Design custom_cpu, start of the top module:
module custom_cpu(
	input         clk,
	input         rst,
	output [31:0] PC,
	output        Inst_Req_Valid,
	input         Inst_Req_Ready,
	input  [31:0] Instruction,
	input         Inst_Valid,
	output        Inst_Ready,
	output [31:0] Address,
	output        MemWrite,
	output [31:0] Write_data,
	output [ 3:0] Write_strb,
	output        MemRead,
	input         Mem_Req_Ready,
	input  [31:0] Read_data,
	input         Read_data_Valid,
	output        Read_data_Ready,
	output [31:0] cpu_perf_cnt_0,
	output [31:0] cpu_perf_cnt_1,
	output [31:0] cpu_perf_cnt_2
);
clock: 10.6 ns
lec_check: 0
cap_margin: 20
core_margin: 2
core_utilization: 40
slew_margin: 20
run.sh (not shown) runs the stock make flow with config.mk's settings and CLKGATE_MAP_FILE=.
Then changed:
--- a/flow/config.mk
+++ b/flow/config.mk
@@ -8,4 +8,4 @@
 export CAP_MARGIN = 20
 export CORE_MARGIN = 2
-export CORE_UTILIZATION = 40
+export CORE_UTILIZATION = 69
 export SLEW_MARGIN = 20
After rerunning: With this change the flow failed in global routing (5_1_grt) (ODB-0269); area after synthesis stays the same; die area came out lower by well over a third; synthesized cell count is unchanged.
Then changed:
--- a/flow/config.mk
+++ b/flow/config.mk
@@ -7,5 +7,9 @@
 export LEC_CHECK = 0
 export CAP_MARGIN = 20
+export CELL_PAD_IN_SITES_GLOBAL_PLACEMENT = 1
+export CORE_ASPECT_RATIO = 1.09
 export CORE_MARGIN = 2
-export CORE_UTILIZATION = 69
-export SLEW_MARGIN = 20
+export CORE_UTILIZATION = 40
+export CTS_CLUSTER_DIAMETER = 351
+export SETUP_SLACK_MARGIN = 3.04
+export SLEW_MARGIN = 15
==> flow/constraint.sdc (replaced) <==
create_clock -name core_clock -period 11.0 [get_ports {clk}]
set_input_delay 2.2000 -clock core_clock [delete_from_list [all_inputs] [get_ports {clk}]]
set_output_delay 2.2000 -clock core_clock [all_outputs]
set_load 0.01 [all_outputs]
With this change the flow completed, yet does not pass: capacitance limit, slew limit.
Synthesized cell count stays the same.
Die size goes up by 72%.
Synthesized area stays the same.
Then changed:
==> flow/config.mk (replaced) <==
export PLATFORM = sky130hd
export DESIGN_NAME = custom_cpu
export DESIGN_NICKNAME = custom_cpu
export VERILOG_FILES = /design/flow/design.v
export SDC_FILE = /design/flow/constraint.sdc
export NUM_CORES = 4
export LEC_CHECK = 0
export CAP_MARGIN = 20
export CORE_MARGIN = 2
export CORE_UTILIZATION = 58
export SLEW_MARGIN = 20
==> flow/constraint.sdc (replaced) <==
create_clock -name core_clock -period 5.98 [get_ports {clk}]
set_input_delay 1.1960 -clock core_clock [delete_from_list [all_inputs] [get_ports {clk}]]
set_output_delay 1.1960 -clock core_clock [all_outputs]
set_load 0.01 [all_outputs]
After rerunning:
- With this change the flow finished but failed the layout checks on setup timing
- cell area is higher slightly
- sequential share of layout area is lower by 0.67 points
- die area is lower by a quarter to a third
- via count is higher by roughly a tenth
- fmax is lower slightly
- global-route usage is higher by 15 points
- hold slack improved by 0.020 ns
- clock-buffer cell count is lower by 26
- final cell count is lower slightly
- core utilization is higher by 24 points
Then changed:
--- a/flow/config.mk
+++ b/flow/config.mk
@@ -8,4 +8,4 @@
 export CAP_MARGIN = 20
 export CORE_MARGIN = 2
-export CORE_UTILIZATION = 58
+export CORE_UTILIZATION = 70
 export SLEW_MARGIN = 20
==> flow/constraint.sdc (replaced) <==
create_clock -name core_clock -period 5.02 [get_ports {clk}]
set_input_delay 1.0040 -clock core_clock [delete_from_list [all_inputs] [get_ports {clk}]]
set_output_delay 1.0040 -clock core_clock [all_outputs]
set_load 0.01 [all_outputs]
With this change the flow aborted during global routing (5_1_grt).
Die area shrinks by 17%.
Synthesized cell count is unchanged.
Synthesized area does not change.

---

## job 4208
custom_cpu again, from the RTL that the note above started with.
export LEC_CHECK = 0
export CAP_MARGIN = 20
export CORE_MARGIN = 2
export CORE_UTILIZATION = 40
export SLEW_MARGIN = 20
create_clock -name core_clock -period 11.0 [get_ports {clk}]
Job 4208 completed every stage of the flow, and the final layout passed the timing, DRC and antenna checks.
--- input diff job 4208..job 2653 ---
- CTS_CLUSTER_SIZE newly set to 79
- CORE_UTILIZATION changed from 40 to 63
- PLACE_DENSITY_LB_ADDON newly set to 0.2
- CELL_PAD_IN_SITES_GLOBAL_PLACEMENT newly set to 2
- CORE_ASPECT_RATIO newly set to 0.78
- CTS_CLUSTER_DIAMETER newly set to 351
- MAX_ROUTING_LAYER newly set to met4
- GPL_TIMING_DRIVEN newly set to 0
- SLEW_MARGIN changed from 20 to 15
Results
On number of rows created at floorplan: job 2653 sits below job 4208.
Diff job 2653..job 4208 | chip area in the Yosys report | unchanged
The remaining runs in job 4208 and job 2653 completed every stage, whereas job 2653 halted early.
Job 2653 terminated abnormally: 3_3_place_gp reported FLW-0024.
Higher starting density of the core goes to job 2653 over job 4208.
Taking job 4208 as the reference, in job 2653 complex-gate fraction of the synthesized area shows no meaningful change; die area shows a reduction of 36%; area inside the core boundary shows a reduction of about 36%.
Relative to job 2653, the following input files were edited for job 7973:
- a deleted CORE_ASPECT_RATIO that had been 0.78
- a change of PLACE_DENSITY_LB_ADDON from 0.2 to 0.02
- a deleted CTS_CLUSTER_SIZE that had been 79
- a change of SLEW_MARGIN from 15 to 20
- a deleted MAX_ROUTING_LAYER that had been met4
- an added HOLD_SLACK_MARGIN of 0.26
- a deleted CELL_PAD_IN_SITES_GLOBAL_PLACEMENT that had been 2
- a change of CORE_UTILIZATION from 63 to 57
- a deleted GPL_TIMING_DRIVEN that had been 0
- an added SETUP_SLACK_MARGIN of 1.53
- a deleted CTS_CLUSTER_DIAMETER that had been 351
- a change of the clock period (ns, I/O delays scaled along) from 11.0 to 5.91
Results
- Looking only at starting density of the core, and setting everything else aside, the higher value of job 7973 and job 2653 goes to job 2653.
- The flow for job 7973 finished, though final verification flagged setup timing.
- Die width (lower): job 7973
- Core area (lower): job 2653
- Compared to job 2653, job 7973 was floorplanned on a bigger die.
- Fraction of registers with async set/reset came out exactly the same in job 7973 and job 2653.
## Diff of input files: job 2246 against job 7973
- PLACE_DENSITY_LB_ADDON removed (was 0.02)
- HOLD_SLACK_MARGIN removed (was 0.26)
- SETUP_SLACK_MARGIN removed (was 1.53)
- CORE_UTILIZATION changed from 57 to 67
- CTS_CLUSTER_SIZE newly set to 25
- the clock period (ns, I/O delays scaled along) changed from 5.91 to 8.47
==> results <==
Between job 7973 and job 2246, the difference in sequential element share of the synthesized area is negligible.
Summary of job 2246 over job 7973: total cell area reported by yosys after synthesis saw little to no change, width of the die saw a decrease.
Job 2246 failed in 5_1_grt with ODB-0269.

---

custom_cpu again, from the RTL that the note above started with.
Settings: LEC_CHECK=0, CAP_MARGIN=30, CORE_MARGIN=2, CORE_UTILIZATION=40, CTS_CLUSTER_DIAMETER=326, SLEW_MARGIN=20, TNS_END_PERCENT=95; clock period 11.0 ns.
Edit:
- CAP_MARGIN: 30 -> 20
- CORE_UTILIZATION: 40 -> 72
- CTS_CLUSTER_DIAMETER: 326 -> not set
- CTS_CLUSTER_SIZE: not set -> 15
- PLACE_DENSITY_LB_ADDON: not set -> 0.26
- TNS_END_PERCENT: 95 -> not set
- clock period: 11.0 -> 5.02 ns (I/O delays scaled with it)
After rerunning: This time the run never finished: it broke off in global routing (5_1_grt). Die area went down by well over a third. Synthesized cell count is unchanged. Area after synthesis stays the same.
